// mul_op
module mul_op #(parameter INPUTS = 2,
		parameter OUTPUTS = 1,
		parameter DATA_IN_SIZE = 32,
		parameter DATA_OUT_SIZE = 32)
		(
		input clk,
		input rst,
		input [INPUTS * (DATA_IN_SIZE)- 1 : 0]data_in_bus,
		input [INPUTS - 1 : 0]valid_in_bus,
		output [INPUTS - 1 : 0] ready_in_bus,
		output [OUTPUTS * (DATA_OUT_SIZE) - 1 : 0]data_out_bus,
		output [OUTPUTS - 1 : 0]valid_out_bus,
		input 	[OUTPUTS - 1 : 0] ready_out_bus
);
Size: about 100 I/O pins, roughly 22000 µm² of cells after synthesis.
==> flow/config.mk <==
export PLATFORM = sky130hd
export DESIGN_NAME = mul_op
export DESIGN_NICKNAME = mul_op
export VERILOG_FILES = /design/flow/design.v
export SDC_FILE = /design/flow/constraint.sdc
export NUM_CORES = 4
export LEC_CHECK = 0
export ABC_AREA = 1
export CAP_MARGIN = 0
export CELL_PAD_IN_SITES_GLOBAL_PLACEMENT = 1
export CORE_ASPECT_RATIO = 0.5
export CORE_MARGIN = 7
export CORE_UTILIZATION = 61
export CTS_CLUSTER_DIAMETER = 240
export CTS_CLUSTER_SIZE = 99
export MIN_ROUTING_LAYER = met1
export PLACE_DENSITY_LB_ADDON = 0.28
export SETUP_SLACK_MARGIN = -1.1
export SLEW_MARGIN = 20
==> flow/constraint.sdc <==
create_clock -name core_clock -period 12.9 [get_ports {clk}]
set_input_delay 2.5800 -clock core_clock [delete_from_list [all_inputs] [get_ports {clk}]]
set_output_delay 2.5800 -clock core_clock [all_outputs]
set_load 0.01 [all_outputs]
run.sh (not shown) runs the stock make flow with config.mk's settings and CLKGATE_MAP_FILE=.
Change:
- ABC_AREA: 1 -> default
- CAP_MARGIN: 0 -> 20
- CELL_PAD_IN_SITES_GLOBAL_PLACEMENT: 1 -> default
- CORE_ASPECT_RATIO: 0.5 -> default
- CORE_MARGIN: 7 -> 2
- CORE_UTILIZATION: 61 -> 10
- CTS_CLUSTER_DIAMETER: 240 -> default
- CTS_CLUSTER_SIZE: 99 -> default
- MIN_ROUTING_LAYER: met1 -> default
- PLACE_DENSITY_LB_ADDON: 0.28 -> default
- SETUP_SLACK_MARGIN: -1.1 -> default
- clock period: 12.9 -> 8.92 ns (I/O delays scaled with it)
What happened: The new run produced a clean layout. Worst setup slack degrades by 4.2 ns. Critical path depth falls by 5. Routed wire length rises by 15%. Synthesized area falls by 5.1%. Worst hold slack degrades by 0.0061 ns. Final cell count rises by 53%. Non-clock buffer count falls by 6. Register-to-register slack degrades by 4.2 ns. Flip-flop count does not change.

## v6
Starting RTL as in the previous note.
Settings: LEC_CHECK=0, CAP_MARGIN=20, CELL_PAD_IN_SITES_GLOBAL_PLACEMENT=1, CORE_MARGIN=2, CORE_UTILIZATION=65, MIN_ROUTING_LAYER=met1, PLACE_DENSITY_LB_ADDON=0.05, SLEW_MARGIN=20; clock period 7.71 ns.
--- input diff v6..v7 ---
# v6
export LEC_CHECK = 0
export CAP_MARGIN = 20
export CELL_PAD_IN_SITES_GLOBAL_PLACEMENT = 1
export CORE_MARGIN = 2
export CORE_UTILIZATION = 65
export MIN_ROUTING_LAYER = met1
export PLACE_DENSITY_LB_ADDON = 0.05
export SLEW_MARGIN = 20
create_clock -name core_clock -period 7.71 [get_ports {clk}]
# v7
export LEC_CHECK = 0
export CAP_MARGIN = 20
export CORE_MARGIN = 2
export CORE_UTILIZATION = 40
export SLEW_MARGIN = 20
create_clock -name core_clock -period 7.52 [get_ports {clk}]
==> comparison <==
- No run among v6 and v7 stopped early or left any final violation; all are clean.
- Higher clock period minus worst slack goes to v6 over v7.
- v6 has higher final RePlAce weighted congestion than v7.
- Run comparison: v7 capturing element of the worst setup path multiply_unit.q0[25]; v6 capturing element of the worst setup path multiply_unit.q0[31]
- Taking v7 as 1.0, v6 lands at 0.909 on total routed wire length on the met1 layer.
- Per the comparison of v7 with v6, met1 layer usage reported by global route saw a decrease; floorplan core area rose about 60%.
- Delta (v7 minus v6): final area up 1.9%; reg2reg setup slack up 40 ps; remaining max-slew budget at the tightest pin up 6.3 points.
